==> flow/design.v <==
module pokey_advanced (
    input clk,               
    input enable_179mhz,     
    input reset_n,           
    input [3:0] addr,        
    input [7:0] din,         
    input we,                
    output reg audio_pwm     
);
    reg [7:0] audf [0:3];  
    reg [7:0] audc [0:3];  
    reg [7:0] audctl;      
    reg [3:0]  poly4;
    reg [4:0]  poly5;
    reg [16:0] poly17; 
    reg [15:0] counter [0:3]; 
    reg [3:0]  chan_out;    
    reg [4:0] count_64k;    
    reg [6:0] count_15k;    
    reg tick_64khz;
    reg tick_15khz;
    always @(posedge clk) begin
        tick_64khz <= 0;
        tick_15khz <= 0;
        if (!reset_n) begin
            count_64k <= 0;
            count_15k <= 0;
        end else if (enable_179mhz) begin
            if (count_64k == 27) begin  
                count_64k <= 0;
                tick_64khz <= 1;
            end else begin
                count_64k <= count_64k + 1;
            end
            if (count_15k == 113) begin  
                count_15k <= 0;
                tick_15khz <= 1;
            end else begin
                count_15k <= count_15k + 1;
            end
        end
    end
    always @(posedge clk) begin
        if (!reset_n) begin
            audctl <= 0;
            audc[0]<=0; audc[1]<=0; audc[2]<=0; audc[3]<=0;
            audf[0]<=0; audf[1]<=0; audf[2]<=0; audf[3]<=0;
        end else if (we) begin
            case (addr)
                0: audf[0] <= din;
                1: audc[0] <= din;
                2: audf[1] <= din;
                3: audc[1] <= din;
                4: audf[2] <= din;
                5: audc[2] <= din;
                6: audf[3] <= din;
                7: audc[3] <= din;
                8: audctl <= din;
            endcase
        end
    end
    wire p4_next = !(poly4[3] ^ poly4[2]);
    wire p5_next = !(poly5[4] ^ poly5[2]);
    wire p17_next = !(poly17[16] ^ poly17[4]);
    always @(posedge clk) begin
        if (!reset_n) begin
            poly4 <= 4'b1011;
            poly5 <= 5'b10101;
            poly17 <= 17'b10101010101010101;
        end else if (enable_179mhz) begin
            poly4 <= {poly4[2:0], p4_next};
            poly5 <= {poly5[3:0], p5_next};
            poly17 <= {poly17[15:0], p17_next};
        end
    end
    wire link_12 = audctl[4];
    wire link_34 = audctl[3];
    wire use_15khz = audctl[0];  
    integer i;
    reg channel_tick;  
    always @(posedge clk) begin
        if (!reset_n) begin
            counter[0] <= 0; counter[1] <= 0; counter[2] <= 0; counter[3] <= 0;
            chan_out <= 0;
        end else
        for (i=0; i<4; i=i+1) begin
            channel_tick = (use_15khz) ? tick_15khz : tick_64khz;
            if (i == 0 && audctl[6]) channel_tick = enable_179mhz;
            if (i == 2 && audctl[5]) channel_tick = enable_179mhz;
            if (channel_tick) begin
                if (!((i==1 && link_12) || (i==3 && link_34))) begin
                    if (counter[i] == 0) begin
                        if (i==0 && link_12) 
                            counter[i] <= {audf[1], audf[0]}; 
                        else if (i==2 && link_34) 
                            counter[i] <= {audf[3], audf[2]}; 
                        else 
                            counter[i] <= audf[i];
                        case (audc[i][7:5])
                            3'b000: chan_out[i] <= poly17[16] && poly5[4];  
                            3'b001: chan_out[i] <= poly5[4];                
                            3'b010: chan_out[i] <= poly17[16] && poly5[4]; 
                            3'b011: chan_out[i] <= poly5[4];               
                            3'b100: chan_out[i] <= poly17[16];              
                            3'b101: chan_out[i] <= ~chan_out[i];            
                            3'b110: chan_out[i] <= poly17[16];             
                            3'b111: chan_out[i] <= ~chan_out[i];            
                        endcase
                    end else begin
                        counter[i] <= counter[i] - 1;
                    end
                end
            end
        end
    end
    reg [5:0] mixed_audio; 
    integer k;
    always @(*) begin
        mixed_audio = 0;
        for (k=0; k<4; k=k+1) begin
            if (chan_out[k]) begin
                mixed_audio = mixed_audio + audc[k][3:0];
            end
        end
    end
    reg [5:0] pwm_counter;
    always @(posedge clk) begin
        if (!reset_n) begin
            pwm_counter <= 0;
            audio_pwm <= 0;
        end else begin
            pwm_counter <= pwm_counter + 1;
            audio_pwm <= (pwm_counter < mixed_audio);
        end
    end
endmodule
Settings: LEC_CHECK=0, CAP_MARGIN=20, CORE_MARGIN=2, CORE_UTILIZATION=70, CTS_CLUSTER_SIZE=31, HOLD_SLACK_MARGIN=0.26, SLEW_MARGIN=20; clock period 4.12 ns.
run.sh (not shown) runs the stock make flow with config.mk's settings and CLKGATE_MAP_FILE=.
The starting point ran to the end with violations: negative setup slack.
Next try:
CORE_UTILIZATION = 72   (was 70)
CTS_CLUSTER_SIZE = unset   (was 31)
HOLD_SLACK_MARGIN = unset   (was 0.26)
clock period = 5.2 ns   (was 4.12 ns; I/O delays follow)
After rerunning:
- With this change the flow went through all stages and came out clean
- wire length came out lower by 0.78%
- combinational power came out lower by 20%
- non-clock buffer count came out lower by 18
- global-route usage came out higher by 0.56 points
- worst setup slack improves by 610 ps

// pokey_advanced: RTL as listed in full above, without the edits since
clock: 6.0 ns
lec_check: 0
cap_margin: 20
core_aspect_ratio: 0.5
core_margin: 2
core_utilization: 68
slew_margin: 20
tns_end_percent: 20
Edit:
- CORE_ASPECT_RATIO: 0.5 -> 1.97
- CORE_UTILIZATION: 68 -> 40
- CTS_CLUSTER_DIAMETER: default -> 395
- CTS_CLUSTER_SIZE: default -> 99
- TNS_END_PERCENT: 20 -> default
What happened: Clock power decreases by about 3%; clock skew stays flat; register-to-register slack improved by 50 ps.
Edit:
- CORE_ASPECT_RATIO: 1.97 -> default
- CORE_UTILIZATION: 40 -> 66
- CTS_CLUSTER_DIAMETER: 395 -> default
- CTS_CLUSTER_SIZE: 99 -> default
- clock period: 6.0 -> 3.95 ns (I/O delays scaled with it)
Effect:
- The new run produced a layout that fails on negative setup slack
- routed wire length drops by 0.54%
- non-clock buffer count rises by 24
- design area went up by 1.7%
- final cell count decreases by 6.0%
- register-to-register slack gets worse by 1300 ps

Setup of the reference run:
// pokey_advanced: RTL as listed in full above, without the edits since
Settings: LEC_CHECK=0, ABC_AREA=1, CAP_MARGIN=20, CORE_MARGIN=2, CORE_UTILIZATION=72, CTS_CLUSTER_DIAMETER=364, CTS_CLUSTER_SIZE=14, HOLD_SLACK_MARGIN=0.26, PLACE_DENSITY_LB_ADDON=0.19, SETUP_SLACK_MARGIN=0.74, SLEW_MARGIN=20; clock period 2.89 ns.
[flow] the reference run | stages: complete | final checks: fail | reason: setup timing
Setup changes, the reference run to the trial run
- HOLD_SLACK_MARGIN: 0.26 -> unset
- CTS_CLUSTER_SIZE: 14 -> unset
- PLACE_DENSITY: unset -> 0.39
- PLACE_DENSITY_LB_ADDON: 0.19 -> unset
- SETUP_SLACK_MARGIN: 0.74 -> unset
- CTS_CLUSTER_DIAMETER: 364 -> unset
- CORE_UTILIZATION: 72 -> 69
==> results <==
- Sort the trial run and the reference run by number of global-route vias before repair desc -> top: the reference run
- The trial run completed end to end; final checks failed (setup timing).
- Route | the trial run vs the reference run | wire shorter in the trial run
- Layout-stage area growth over the synthesis result: the trial run < the reference run
- Relative to the reference run, worst setup slack has increased by 170 ps in the trial run.

Starts from the design.v that is shown in full above.
==> flow/config.mk <==
export PLATFORM = sky130hd
export DESIGN_NAME = pokey_advanced
export DESIGN_NICKNAME = pokey_advanced
export VERILOG_FILES = /design/flow/design.v
export SDC_FILE = /design/flow/constraint.sdc
export NUM_CORES = 4
export LEC_CHECK = 0
export ABC_AREA = 0
export CAP_MARGIN = 35
export CORE_ASPECT_RATIO = 1.27
export CORE_MARGIN = 2
export CORE_UTILIZATION = 72
export CTS_CLUSTER_DIAMETER = 80
export HOLD_SLACK_MARGIN = -0.08
export MAX_ROUTING_LAYER = met4
export MIN_ROUTING_LAYER = met1
export SLEW_MARGIN = 20
==> flow/constraint.sdc <==
create_clock -name core_clock -period 3.49 [get_ports {clk}]
set_input_delay 0.6980 -clock core_clock [delete_from_list [all_inputs] [get_ports {clk}]]
set_output_delay 0.6980 -clock core_clock [all_outputs]
set_load 0.01 [all_outputs]
The starting point completed, yet does not pass: setup timing.
Edit:
Settings changed: ABC_AREA 0 to not set, CAP_MARGIN 35 to 20, CORE_ASPECT_RATIO 1.27 to not set, CORE_UTILIZATION 72 to 14, CTS_CLUSTER_DIAMETER 80 to not set, HOLD_SLACK_MARGIN -0.08 to not set, MAX_ROUTING_LAYER met4 to not set, MIN_ROUTING_LAYER met1 to not set.
Clock period 3.49 ns to 8.42 ns, I/O delays scaled along.
Now the flow completed without violations; via count went down by 4.5%; sequential share of layout area went down by 1.9 points; global-route usage went down by 28 points; worst setup slack improves by 4.4 ns; design area went up by 5.4%.
Edit:
Settings changed: CORE_UTILIZATION 14 to 40.
Clock period 8.42 ns to 6.0 ns, I/O delays scaled along.
What happened: Clock power grows by about 40%; critical path depth is unchanged; global-route usage climbs by 11 points; design area went down by 6.1%; area after synthesis is unchanged; worst hold slack got worse by 0.0050 ns; synthesized cell count stays the same; count of clock-buffer cells in the layout increases by 1; cell count shrinks by 29%.

Starts from the design.v that is shown in full above.
==> flow/config.mk <==
export PLATFORM = sky130hd
export DESIGN_NAME = pokey_advanced
export DESIGN_NICKNAME = pokey_advanced
export VERILOG_FILES = /design/flow/design.v
export SDC_FILE = /design/flow/constraint.sdc
export NUM_CORES = 4
export LEC_CHECK = 0
export CAP_MARGIN = 5
export CELL_PAD_IN_SITES_GLOBAL_PLACEMENT = 3
export CORE_ASPECT_RATIO = 1.08
export CORE_MARGIN = 5
export CORE_UTILIZATION = 40
export GPL_TIMING_DRIVEN = 0
export HOLD_SLACK_MARGIN = 0.29
export PLACE_DENSITY_LB_ADDON = 0.17
export SETUP_SLACK_MARGIN = -0.14
export SLEW_MARGIN = 25
==> flow/constraint.sdc <==
create_clock -name core_clock -period 7.83 [get_ports {clk}]
set_input_delay 1.5660 -clock core_clock [delete_from_list [all_inputs] [get_ports {clk}]]
set_output_delay 1.5660 -clock core_clock [all_outputs]
set_load 0.01 [all_outputs]
The baseline ran to the end with no violations.
Rerun with:
ABC_AREA = 0   (was unset)
CAP_MARGIN = 40   (was 5)
CELL_PAD_IN_SITES_DETAIL_PLACEMENT = 2   (was unset)
CELL_PAD_IN_SITES_GLOBAL_PLACEMENT = unset   (was 3)
CORE_ASPECT_RATIO = unset   (was 1.08)
CORE_MARGIN = 2   (was 5)
CORE_UTILIZATION = 17   (was 40)
CTS_CLUSTER_DIAMETER = 206   (was unset)
CTS_CLUSTER_SIZE = 16   (was unset)
GPL_ROUTABILITY_DRIVEN = 1   (was unset)
GPL_TIMING_DRIVEN = unset   (was 0)
HOLD_SLACK_MARGIN = unset   (was 0.29)
PLACE_DENSITY_LB_ADDON = 0.09   (was 0.17)
SETUP_SLACK_MARGIN = 0.0   (was -0.14)
SLEW_MARGIN = 20   (was 25)
Effect:
- synthesized area stays the same
- via count goes up slightly
- cell area goes up by a few percent
- clock skew goes up by 0.0034 ns
- final cell count goes up by a quarter to a third
Rerun with:
ABC_AREA = unset   (was 0)
CAP_MARGIN = 20   (was 40)
CELL_PAD_IN_SITES_DETAIL_PLACEMENT = unset   (was 2)
CORE_UTILIZATION = 65   (was 17)
CTS_CLUSTER_DIAMETER = unset   (was 206)
CTS_CLUSTER_SIZE = unset   (was 16)
GPL_ROUTABILITY_DRIVEN = unset   (was 1)
PLACE_DENSITY_LB_ADDON = unset   (was 0.09)
SETUP_SLACK_MARGIN = unset   (was 0.0)
clock period = 3.62 ns   (was 7.83 ns; I/O delays follow)
Result: Now the flow finished with setup timing left; power grows by well over a third; combinational power grows by well over a third; sequential share of layout area grows by 1.3 points; worst setup slack loses 3.3 ns; global-route usage grows by 18 points.
Rerun with:
CORE_UTILIZATION = 66   (was 65)
SETUP_SLACK_MARGIN = 1.12   (was unset)
clock period = 4.39 ns   (was 3.62 ns; I/O delays follow)
After rerunning: The new run ran to the end with violations: setup timing. Wire length came out lower by 1.6%. Power fell by 22%. Core utilization fell by 0.98 points.
Power is estimated from default activity; no workload was simulated.
